==> amber: inputs <==
==> flow/design.v <==
module cordicMagPh
   #(parameter integer N        = 13,  
     parameter integer XY_WIDTH = 18)  
    (input  wire                           clk,
     input  wire                           reset,    
     input  wire                           st,       
     input  wire signed [XY_WIDTH - 1 : 0] xin,      
     input  wire signed [XY_WIDTH - 1 : 0] yin,      
     output reg                            rdy,      
     output wire        [XY_WIDTH - 1 : 0] mag,      
     output wire signed [XY_WIDTH + 1 : 0] ph);      
    localparam integer N_WIDTH = $clog2(N);
    reg signed [XY_WIDTH + 1 : 0] x, y, z;
    reg        [N_WIDTH  - 1 : 0] ni;       
    reg                           qrt;      
    wire signed [XY_WIDTH + 1 : 0] xShift, yShift;
    wire        [XY_WIDTH - 2 : 0] atan;
    reg  signed [XY_WIDTH + 1 : 0] zCnv;
    reg          [XY_WIDTH : 0] a;
    reg  [2 * XY_WIDTH - 1 : 0] r;
    localparam [1 : 0] ST0 = 2'd0, ST1 = 2'd1, ST2 = 2'd2, ST3 = 2'd3;
    reg [1 : 0] state;
    localparam integer PKG_WIDTH = XY_WIDTH + 1;
    function [63:0] atanLUTlong;
        input integer i;
        begin
            case (i)
                0: atanLUTlong = 64'd2305843009213693952;
                1: atanLUTlong = 64'd1361218612134873344;
                2: atanLUTlong = 64'd719230530580881024;
                3: atanLUTlong = 64'd365092647525521984;
                4: atanLUTlong = 64'd183254791493294816;
                5: atanLUTlong = 64'd91716730292036224;
                6: atanLUTlong = 64'd45869556482713136;
                7: atanLUTlong = 64'd22936177926750896;
                8: atanLUTlong = 64'd11468263948075832;
                9: atanLUTlong = 64'd5734153847876408;
                10: atanLUTlong = 64'd2867079658191484;
                11: atanLUTlong = 64'd1433540170878135;
                12: atanLUTlong = 64'd716770128161890;
                13: atanLUTlong = 64'd358385069421298;
                14: atanLUTlong = 64'd179192535378193;
                15: atanLUTlong = 64'd89596267772540;
                16: atanLUTlong = 64'd44798133896700;
                17: atanLUTlong = 64'd22399066949654;
                18: atanLUTlong = 64'd11199533474990;
                19: atanLUTlong = 64'd5599766737515;
                20: atanLUTlong = 64'd2799883368760;
                21: atanLUTlong = 64'd1399941684380;
                22: atanLUTlong = 64'd699970842190;
                23: atanLUTlong = 64'd349985421095;
                24: atanLUTlong = 64'd174992710548;
                25: atanLUTlong = 64'd87496355274;
                26: atanLUTlong = 64'd43748177637;
                27: atanLUTlong = 64'd21874088818;
                28: atanLUTlong = 64'd10937044409;
                29: atanLUTlong = 64'd5468522205;
                30: atanLUTlong = 64'd2734261102;
                31: atanLUTlong = 64'd1367130551;
                32: atanLUTlong = 64'd683565276;
                33: atanLUTlong = 64'd341782638;
                34: atanLUTlong = 64'd170891319;
                35: atanLUTlong = 64'd85445659;
                36: atanLUTlong = 64'd42722830;
                37: atanLUTlong = 64'd21361415;
                38: atanLUTlong = 64'd10680707;
                39: atanLUTlong = 64'd5340354;
                40: atanLUTlong = 64'd2670177;
                41: atanLUTlong = 64'd1335088;
                42: atanLUTlong = 64'd667544;
                43: atanLUTlong = 64'd333772;
                44: atanLUTlong = 64'd166886;
                45: atanLUTlong = 64'd83443;
                46: atanLUTlong = 64'd41722;
                47: atanLUTlong = 64'd20861;
                48: atanLUTlong = 64'd10430;
                49: atanLUTlong = 64'd5215;
                50: atanLUTlong = 64'd2608;
                51: atanLUTlong = 64'd1304;
                52: atanLUTlong = 64'd652;
                53: atanLUTlong = 64'd326;
                54: atanLUTlong = 64'd163;
                55: atanLUTlong = 64'd81;
                56: atanLUTlong = 64'd41;
                57: atanLUTlong = 64'd20;
                58: atanLUTlong = 64'd10;
                59: atanLUTlong = 64'd5;
                60: atanLUTlong = 64'd3;
                61: atanLUTlong = 64'd1;
                62: atanLUTlong = 64'd1;
                63: atanLUTlong = 64'd0;
                default: atanLUTlong = 64'd0;
            endcase
        end
    endfunction
    function [63:0] coefdLUTlong;
        input integer i;
        begin
            case (i)
                0: coefdLUTlong = 64'd3260954456333195264;
                1: coefdLUTlong = 64'd2916686334356757504;
                2: coefdLUTlong = 64'd2829601372552588288;
                3: coefdLUTlong = 64'd2807750841902562304;
                4: coefdLUTlong = 64'd2802282967498353152;
                5: coefdLUTlong = 64'd2800915666627739136;
                6: coefdLUTlong = 64'd2800573820569637376;
                7: coefdLUTlong = 64'd2800488357751430656;
                8: coefdLUTlong = 64'd2800466991965381120;
                9: coefdLUTlong = 64'd2800461650513774592;
                10: coefdLUTlong = 64'd2800460315150554624;
                11: coefdLUTlong = 64'd2800459981309729792;
                12: coefdLUTlong = 64'd2800459897849522176;
                13: coefdLUTlong = 64'd2800459876984470016;
                14: coefdLUTlong = 64'd2800459871768206848;
                15: coefdLUTlong = 64'd2800459870464141312;
                16: coefdLUTlong = 64'd2800459870138124800;
                17: coefdLUTlong = 64'd2800459870056620544;
                18: coefdLUTlong = 64'd2800459870036244480;
                19: coefdLUTlong = 64'd2800459870031150592;
                20: coefdLUTlong = 64'd2800459870029877248;
                21: coefdLUTlong = 64'd2800459870029558784;
                22: coefdLUTlong = 64'd2800459870029479424;
                23: coefdLUTlong = 64'd2800459870029459456;
                24: coefdLUTlong = 64'd2800459870029454336;
                25: coefdLUTlong = 64'd2800459870029453312;
                default: coefdLUTlong = 64'd0;
            endcase
        end
    endfunction
    localparam integer COEFD_LUT_LONG_SIZE = 26;
    function [PKG_WIDTH - 3 : 0] atanLUTshort;
        input integer i;
        reg [63 : 0] v;
        begin
            v = atanLUTlong(i);
            atanLUTshort = v[61 -: PKG_WIDTH - 2];
        end
    endfunction
    function [PKG_WIDTH - 3 : 0] coefdInit;
        input integer dummy;
        reg [63 : 0] v;
        begin
            if (N - 1 > COEFD_LUT_LONG_SIZE - 1)
                v = coefdLUTlong(COEFD_LUT_LONG_SIZE - 1);
            else
                v = coefdLUTlong(N - 1);
            coefdInit = v[61 -: PKG_WIDTH - 2];
        end
    endfunction
    localparam [PKG_WIDTH - 3 : 0] coefd = coefdInit(0);
    function [PKG_WIDTH - 1 : 0] signalSaturate;
        input [PKG_WIDTH - 1 : 0] x;
        begin
            if (x[PKG_WIDTH - 1 : PKG_WIDTH - 2] == 2'b01) begin
                signalSaturate = {2'b01, {(PKG_WIDTH - 2){1'b0}}};
            end else if (x[PKG_WIDTH - 1 : PKG_WIDTH - 2] == 2'b10) begin
                signalSaturate = {2'b11, {(PKG_WIDTH - 2){1'b0}}};
            end else begin
                signalSaturate = x;
            end
        end
    endfunction
    always @(posedge clk or posedge reset)
    if (reset) begin
        rdy   <= 1'b0;
        x     <= {(XY_WIDTH + 2){1'b0}};
        y     <= {(XY_WIDTH + 2){1'b0}};
        z     <= {(XY_WIDTH + 2){1'b0}};
        ni    <= {N_WIDTH{1'b0}};
        qrt   <= 1'b0;
        state <= ST0;
    end else begin
        if (st) begin  
            rdy <= 1'b0;
            ni  <= {N_WIDTH{1'b0}};  
            if (xin < 0) begin
                x   <= -xin;
                qrt <= 1'b1;
            end else begin  
                x   <= xin;
                qrt <= 1'b0;
            end
            y <= yin;
            state <= ST1;
        end else begin
            case (state)
                ST0: begin
                    rdy <= 1'b1;
                end
                ST1: begin
                    if (y == 0) begin  
                        rdy <= 1'b1;
                        if (~qrt) begin  
                            z <= {(XY_WIDTH + 2){1'b0}};
                        end else begin
                            z <= {2'b01, {XY_WIDTH{1'b0}}};  
                        end
                        state <= ST0;  
                    end else begin  
                        if (y < 0) begin
                            x <= x - y;
                            y <= y + x;
                            z <= -atan;
                        end else begin
                            x <= x + y;
                            y <= y - x;
                            z <= atan;
                        end
                        ni    <= ni + 1'd1;
                        state <= ST2;
                    end
                end
                ST2: begin
                    if (y < 0) begin
                        x <= x - yShift;
                        y <= y + xShift;
                        z <= z - atan;
                    end else begin  
                        x <= x + yShift;
                        y <= y - xShift;
                        z <= z + atan;
                    end
                    if (ni < N - 1) begin  
                        ni    <= ni + 1'd1;
                        state <= ST2;
                    end else begin
                        ni    <= {N_WIDTH{1'b0}};
                        state <= ST3;
                    end
                end
                ST3: begin
                    rdy   <= 1'b1;
                    x     <= {1'b0, r[2 * XY_WIDTH - 1 : XY_WIDTH - 1]};
                    z     <= zCnv;
                    state <= ST0;
                end
            endcase
        end
    end
    assign xShift = x >>> ni;
    assign yShift = y >>> ni;
    assign atan   = atanLUTshort(ni);
    always @(*) begin
        if (x >= 0) begin
            a = x[XY_WIDTH : 0];
        end else begin
            a = {(XY_WIDTH + 1){1'b0}};
        end
        r = a * coefd;
    end
    always @(*) begin
        zCnv = {z[XY_WIDTH + 1], signalSaturate(z[XY_WIDTH : 0])};
        if (~qrt) begin  
            zCnv = zCnv;
        end else begin     
            if (zCnv >= 0) begin
                zCnv = {2'b01, {XY_WIDTH{1'b0}}} - zCnv;  
            end else begin
                zCnv = {2'b11, {XY_WIDTH{1'b0}}} - zCnv;  
            end
        end
    end
    assign mag = x[XY_WIDTH - 1 : 0];
    assign ph  = z;
endmodule
==> flow/run.sh <==
#!/bin/bash
# the make line also repeats each setting of config.mk as NAME=value (left out here)
make -C /OpenROAD-flow-scripts/flow DESIGN_CONFIG=/design/flow/config.mk WORK_HOME=/design/flow/orfs CLKGATE_MAP_FILE= finish
==> flow/config.mk <==
export PLATFORM = sky130hd
export DESIGN_NAME = cordicMagPh
export DESIGN_NICKNAME = cordicMagPh
export VERILOG_FILES = /design/flow/design.v
export SDC_FILE = /design/flow/constraint.sdc
export NUM_CORES = 4
export LEC_CHECK = 0
export ABC_AREA = 1
export CAP_MARGIN = 20
export CORE_MARGIN = 2
export CORE_UTILIZATION = 69
export CTS_CLUSTER_DIAMETER = 304
export CTS_CLUSTER_SIZE = 100
export PLACE_DENSITY = 0.36
export SLEW_MARGIN = 20
==> flow/constraint.sdc <==
create_clock -name core_clock -period 4.56 [get_ports {clk}]
set_input_delay 0.9120 -clock core_clock [delete_from_list [all_inputs] [get_ports {clk}]]
set_output_delay 0.9120 -clock core_clock [all_outputs]
set_load 0.01 [all_outputs]
==> tundra (differences from amber) <==
- ABC_AREA: 1 -> unset
- CORE_ASPECT_RATIO: unset -> 0.5
- CORE_UTILIZATION: 69 -> 40
- CTS_CLUSTER_DIAMETER: 304 -> 103
- CTS_CLUSTER_SIZE: 100 -> 99
- PLACE_DENSITY: 0.36 -> unset
- TNS_END_PERCENT: unset -> 5
==> flow/constraint.sdc (replaced) <==
create_clock -name core_clock -period 8.0 [get_ports {clk}]
set_input_delay 1.6000 -clock core_clock [delete_from_list [all_inputs] [get_ports {clk}]]
set_output_delay 1.6000 -clock core_clock [all_outputs]
set_load 0.01 [all_outputs]
==> fjord (differences from amber) <==
- ABC_AREA: 1 -> unset
- CELL_PAD_IN_SITES_GLOBAL_PLACEMENT: unset -> 3
- CORE_ASPECT_RATIO: unset -> 0.74
- CORE_UTILIZATION: 69 -> 20
- CTS_CLUSTER_DIAMETER: 304 -> unset
- CTS_CLUSTER_SIZE: 100 -> unset
- GPL_ROUTABILITY_DRIVEN: unset -> 0
- MIN_ROUTING_LAYER: unset -> met2
- PLACE_DENSITY: 0.36 -> unset
==> flow/constraint.sdc (replaced) <==
create_clock -name core_clock -period 8.0 [get_ports {clk}]
set_input_delay 1.6000 -clock core_clock [delete_from_list [all_inputs] [get_ports {clk}]]
set_output_delay 1.6000 -clock core_clock [all_outputs]
set_load 0.01 [all_outputs]
==> qor summary <==
| quantity | fjord | tundra | amber |
|---|---|---|---|
| Count of endpoints failing setup in the final report | 0 | 0 | 19 |
| Synth-to-Final Area Change | 13.4% | 7.64% | 17.8% |
| Number of antenna violations at the first check in global routing | 5 | 0 | 3 |
| Height of the chip | 271 um | 159 um | 177 um |
| Crit path DRT | 8350 ps | 8310 ps | 4810 ps |
| Total negative slack for setup checks | 0 ps | 0 ps | -22870 ps |
| Count of antenna diodes in the layout | 13 | 0 | 1 |
| Final Critical Period | 7630 ps | 7400 ps | 5880 ps |
| Top-area cell type share of the netlist area | 16.7% | 16.7% | 15.5% |
| # nets final | 2840 | 2817 | 3915 |
| Cell Area, Synth | 19200 um^2 | 19200 um^2 | 20700 um^2 |
| Critical path buffer and inverter count | 5 | 6 | 6 |
| Library cells used by synthesis | 93 | 93 | 62 |
| Max stage delay cell, worst path | dfrtp_1 | a311oi_2 | dfrtp_4 |
| Most frequent cell after synthesis | inv_1 | inv_1 | nand2_1 |
| Stages on the worst setup path | 21 | 23 | 22 |
| Share of the core filled by cells before placement | 20.3% | 40.8% | 70.0% |
| Clock insertion delay at the later pin of the skew report | 410 ps | 370 ps | 360 ps |
| Upper clock frequency limit | 131 MHz | 135 MHz | 170 MHz |
| Gates resized, CTS repair | 0 | 0 | 30 |
| Outcome | complete, no violations | complete, no violations | complete, but fails checks |
| Reasons for failing layout checks | - | - | negative setup slack |
| Core area | 95000 um^2 | 47200 um^2 | 29600 um^2 |
| Gpl congestion | - | 0.943 | 1.16 |
| Clock buffer count | 10 | 10 | 11 |


==> inputs of willow <==
// cordicMagPh: RTL as listed in full above, without the edits since
clock: 11.4 ns
lec_check: 0
abc_area: 1
cap_margin: 0
core_aspect_ratio: 0.83
core_margin: 2
core_utilization: 48
cts_cluster_diameter: 266
cts_cluster_size: 100
gpl_timing_driven: 0
place_density: 0.49
setup_slack_margin: 3.28
slew_margin: 0
tns_end_percent: 5
run.sh (not shown) runs the stock make flow with config.mk's settings and CLKGATE_MAP_FILE=.
==> maple: changes against willow <==
- ABC_AREA: 1 -> unset
- CAP_MARGIN: 0 -> 20
- CORE_ASPECT_RATIO: 0.83 -> unset
- CORE_UTILIZATION: 48 -> 28
- CTS_CLUSTER_DIAMETER: 266 -> unset
- CTS_CLUSTER_SIZE: 100 -> unset
- GPL_TIMING_DRIVEN: 0 -> unset
- PLACE_DENSITY: 0.49 -> unset
- SETUP_SLACK_MARGIN: 3.28 -> unset
- SLEW_MARGIN: 0 -> 20
- TNS_END_PERCENT: 5 -> unset
==> flow/constraint.sdc (replaced) <==
create_clock -name core_clock -period 9.76 [get_ports {clk}]
set_input_delay 1.9520 -clock core_clock [delete_from_list [all_inputs] [get_ports {clk}]]
set_output_delay 1.9520 -clock core_clock [all_outputs]
set_load 0.01 [all_outputs]
==> xenon: changes against willow <==
- ABC_AREA: 1 -> unset
- CAP_MARGIN: 0 -> 20
- CORE_ASPECT_RATIO: 0.83 -> unset
- CORE_UTILIZATION: 48 -> 69
- CTS_CLUSTER_DIAMETER: 266 -> 304
- GPL_TIMING_DRIVEN: 0 -> unset
- PLACE_DENSITY: 0.49 -> unset
- SETUP_SLACK_MARGIN: 3.28 -> unset
- SLEW_MARGIN: 0 -> 20
- TNS_END_PERCENT: 5 -> unset
==> flow/constraint.sdc (replaced) <==
create_clock -name core_clock -period 5.71 [get_ports {clk}]
set_input_delay 1.1420 -clock core_clock [delete_from_list [all_inputs] [get_ports {clk}]]
set_output_delay 1.1420 -clock core_clock [all_outputs]
set_load 0.01 [all_outputs]
==> nickel: changes against willow <==
- ABC_AREA: 1 -> unset
- CAP_MARGIN: 0 -> 20
- CORE_ASPECT_RATIO: 0.83 -> unset
- CORE_UTILIZATION: 48 -> 65
- CTS_CLUSTER_DIAMETER: 266 -> unset
- CTS_CLUSTER_SIZE: 100 -> unset
- GPL_TIMING_DRIVEN: 0 -> unset
- PLACE_DENSITY: 0.49 -> unset
- SETUP_SLACK_MARGIN: 3.28 -> unset
- SLEW_MARGIN: 0 -> 20
- TNS_END_PERCENT: 5 -> unset
==> flow/constraint.sdc (replaced) <==
create_clock -name core_clock -period 6.31 [get_ports {clk}]
set_input_delay 1.2620 -clock core_clock [delete_from_list [all_inputs] [get_ports {clk}]]
set_output_delay 1.2620 -clock core_clock [all_outputs]
set_load 0.01 [all_outputs]
==> results <==
quantity                                                                 willow           nickel            xenon                    maple
Status                                                  complete, no violations  failed layout checks  failed layout checks  complete, no violations
Reasons for failing layout checks                                             -     setup timing     setup timing                        -
Placed instance count                                                     3,911            2,832            2,909                    3,253
Remaining max-slew budget at the tightest pin                             11.1%            29.1%            31.7%                    26.6%
Syn Std Cell Area                                                   0.0207 mm^2      0.0192 mm^2      0.0192 mm^2              0.0192 mm^2
Number of nets in the layout                                              3,777            2,888            2,976                    2,805
Flop share of the area                                                    7.78%            8.23%            7.98%                    8.38%
Cell with the most instances after synthesis                            nand2_1            inv_1            inv_1                    inv_1
Starting density of the core                                              48.5%            65.5%            69.7%                    28.2%
Unique cell type count in the Yosys netlist                                  62               93               93                       93
Count of plain and timing-repair buffers in the layout                      204              183              271                      100
Setup TNS after final layout                                               0 ns        -0.534 ns         -9.86 ns                     0 ns
Pin count of the biggest net entering global routing                         49               77               71                       59
Setup WS post-layout                                                    3.72 ns        -0.134 ns        -0.886 ns                  2.08 ns
Critical path depth                                                          26               23               26                       23
